// mul_A
module mul_A (CLK, RESETn, a, b, y);
	parameter bw = 32;
	input [bw-1:0] a, b;
	input CLK;
	input RESETn;
	output [2*bw-1:0] y;
	reg [bw-1:0] a_pipe [bw-1:0];
	reg [bw-1:0] b_pipe [bw-1:0];
	reg [2*bw-1:0] partials [bw-1:0];
	genvar i, j;
	for(i=0; i<bw; i=i+1) begin : gen1
		always@(posedge CLK) begin
			if(!RESETn) begin
				a_pipe[i] <= 0;
				b_pipe[i] <= 0;
				partials[i] <= 0;
			end
			else begin
				if(i==0) begin
					a_pipe[i] <= a;
					b_pipe[i] <= b;
					partials[i] <=(a_pipe[i][i] ? b_pipe[i] << i : 0);
				end
				else begin
					a_pipe[i] <= a_pipe[i-1];
					b_pipe[i] <= b_pipe[i-1];
					partials[i] <=(a_pipe[i][i] ? b_pipe[i] << i : 0) + partials[i-1];
				end				
			end
		end
	end
	assign y = partials[bw-1];
endmodule
Settings: LEC_CHECK=0, CAP_MARGIN=20, CELL_PAD_IN_SITES_GLOBAL_PLACEMENT=2, CORE_MARGIN=2, CORE_UTILIZATION=40, CTS_CLUSTER_DIAMETER=27, MIN_ROUTING_LAYER=met1, SLEW_MARGIN=40; clock period 5.0 ns.
run.sh (not shown) runs the stock make flow with config.mk's settings and CLKGATE_MAP_FILE=.
Change:
CELL_PAD_IN_SITES_GLOBAL_PLACEMENT = not set   (was 2)
CTS_CLUSTER_DIAMETER = not set   (was 27)
MIN_ROUTING_LAYER = not set   (was met1)
SLEW_MARGIN = 20   (was 40)
clock period = 4.2 ns   (was 5.0 ns; I/O delays follow)
Via count decreases by a few percent.
Register-to-register slack is worse by 590 ps.
Power decreases by about a fifth.
Sequential share of layout area rises by 4.0 points.
Worst setup slack got worse by 590 ps.
Final cell count came out lower by a few percent.
Clock power fell by well over a third.
Final area went down by roughly a tenth.
Area after synthesis does not change.
Change:
CORE_UTILIZATION = 72   (was 40)
CTS_CLUSTER_SIZE = 20   (was not set)
clock period = 2.88 ns   (was 4.2 ns; I/O delays follow)
Effect: This time the run never finished: it broke off in global routing (5_1_grt); synthesized cell count stays the same; synthesized area does not change; die size fell by 44%.
Change:
CTS_CLUSTER_DIAMETER = 92   (was not set)
PLACE_DENSITY = 0.65   (was not set)
SETUP_SLACK_MARGIN = -0.19   (was not set)
After rerunning: The changed run ran to the end with violations: setup timing. Synthesized area does not change. Die size stays the same. Synthesized cell count stays the same.
Change:
CORE_UTILIZATION = 20   (was 72)
CTS_CLUSTER_DIAMETER = not set   (was 92)
CTS_CLUSTER_SIZE = not set   (was 20)
PLACE_DENSITY = not set   (was 0.65)
SETUP_SLACK_MARGIN = not set   (was -0.19)
clock period = 4.2 ns   (was 2.88 ns; I/O delays follow)
The new run ran to the end with no violations; synthesized cell count does not change; design area stays flat; via count falls by about 16%; area after synthesis does not change; sequential share of layout area drops by 0.14 points.


Starting RTL as in the previous note.
// mul_A
module mul_A (CLK, RESETn, a, b, y);
	parameter bw = 32;
	input [bw-1:0] a, b;
	input CLK;
	input RESETn;
	output [2*bw-1:0] y;
	reg [bw-1:0] a_pipe [bw-1:0];
	reg [bw-1:0] b_pipe [bw-1:0];
	reg [2*bw-1:0] partials [bw-1:0];
	genvar i, j;
	for(i=0; i<bw; i=i+1) begin : gen1
		always@(posedge CLK) begin
			if(!RESETn) begin
				a_pipe[i] <= 0;
				b_pipe[i] <= 0;
				partials[i] <= 0;
			end
			else begin
				if(i==0) begin
					a_pipe[i] <= a;
					b_pipe[i] <= b;
					partials[i] <=(a_pipe[i][i] ? b_pipe[i] << i : 0);
				end
				else begin
					a_pipe[i] <= a_pipe[i-1];
					b_pipe[i] <= b_pipe[i-1];
					partials[i] <=(a_pipe[i][i] ? b_pipe[i] << i : 0) + partials[i-1];
				end				
			end
		end
	end
	assign y = partials[bw-1];
endmodule
Settings: LEC_CHECK=0, ABC_AREA=0, CAP_MARGIN=20, CELL_PAD_IN_SITES_DETAIL_PLACEMENT=0, CELL_PAD_IN_SITES_GLOBAL_PLACEMENT=0, CORE_ASPECT_RATIO=1.81, CORE_MARGIN=2, CORE_UTILIZATION=72, CTS_CLUSTER_DIAMETER=27, CTS_CLUSTER_SIZE=100, GPL_TIMING_DRIVEN=1, HOLD_SLACK_MARGIN=-0.09, MAX_ROUTING_LAYER=met5, PLACE_DENSITY_LB_ADDON=0.19, SETUP_SLACK_MARGIN=0.6, SLEW_MARGIN=20, TNS_END_PERCENT=50; clock period 2.49 ns.
The baseline never finished: it broke off in clock tree synthesis (4_1_cts) with DPL-0033.
==> next run, changes <==
Settings changed: CAP_MARGIN 20 to 25, CELL_PAD_IN_SITES_DETAIL_PLACEMENT 0 to 1, CELL_PAD_IN_SITES_GLOBAL_PLACEMENT 0 to 2, CORE_MARGIN 2 to 10, CORE_UTILIZATION 72 to 34, CTS_CLUSTER_DIAMETER 27 to unset, CTS_CLUSTER_SIZE 100 to unset, HOLD_SLACK_MARGIN -0.09 to unset, MIN_ROUTING_LAYER set to met2, SETUP_SLACK_MARGIN 0.6 to unset.
Clock period 2.49 ns to 3.15 ns, I/O delays scaled along.
What happened:
- The new run completed, yet does not pass: negative setup slack
- die size went up by 120%
- synthesized cell count is unchanged
- area after synthesis stays the same
==> next run, changes <==
Settings changed: ABC_AREA 0 to unset, CAP_MARGIN 25 to 20, CELL_PAD_IN_SITES_DETAIL_PLACEMENT 1 to unset, CELL_PAD_IN_SITES_GLOBAL_PLACEMENT 2 to unset, CORE_ASPECT_RATIO 1.81 to unset, CORE_MARGIN 10 to 2, CORE_UTILIZATION 34 to 70, CTS_CLUSTER_DIAMETER set to 92, CTS_CLUSTER_SIZE set to 20, GPL_TIMING_DRIVEN 1 to unset, MAX_ROUTING_LAYER met5 to unset, MIN_ROUTING_LAYER met2 to unset, PLACE_DENSITY_LB_ADDON 0.19 to unset, TNS_END_PERCENT 50 to unset.
Clock period 3.15 ns to 2.88 ns, I/O delays scaled along.
After rerunning:
- The new run ran to the end with violations: negative setup slack
- via count went down by 25%
- count of clock-buffer cells in the layout went down by 269
- die area went down by 54%
- total power went down by 13%
No activity file was given, so power comes from the tool's default toggle rates.
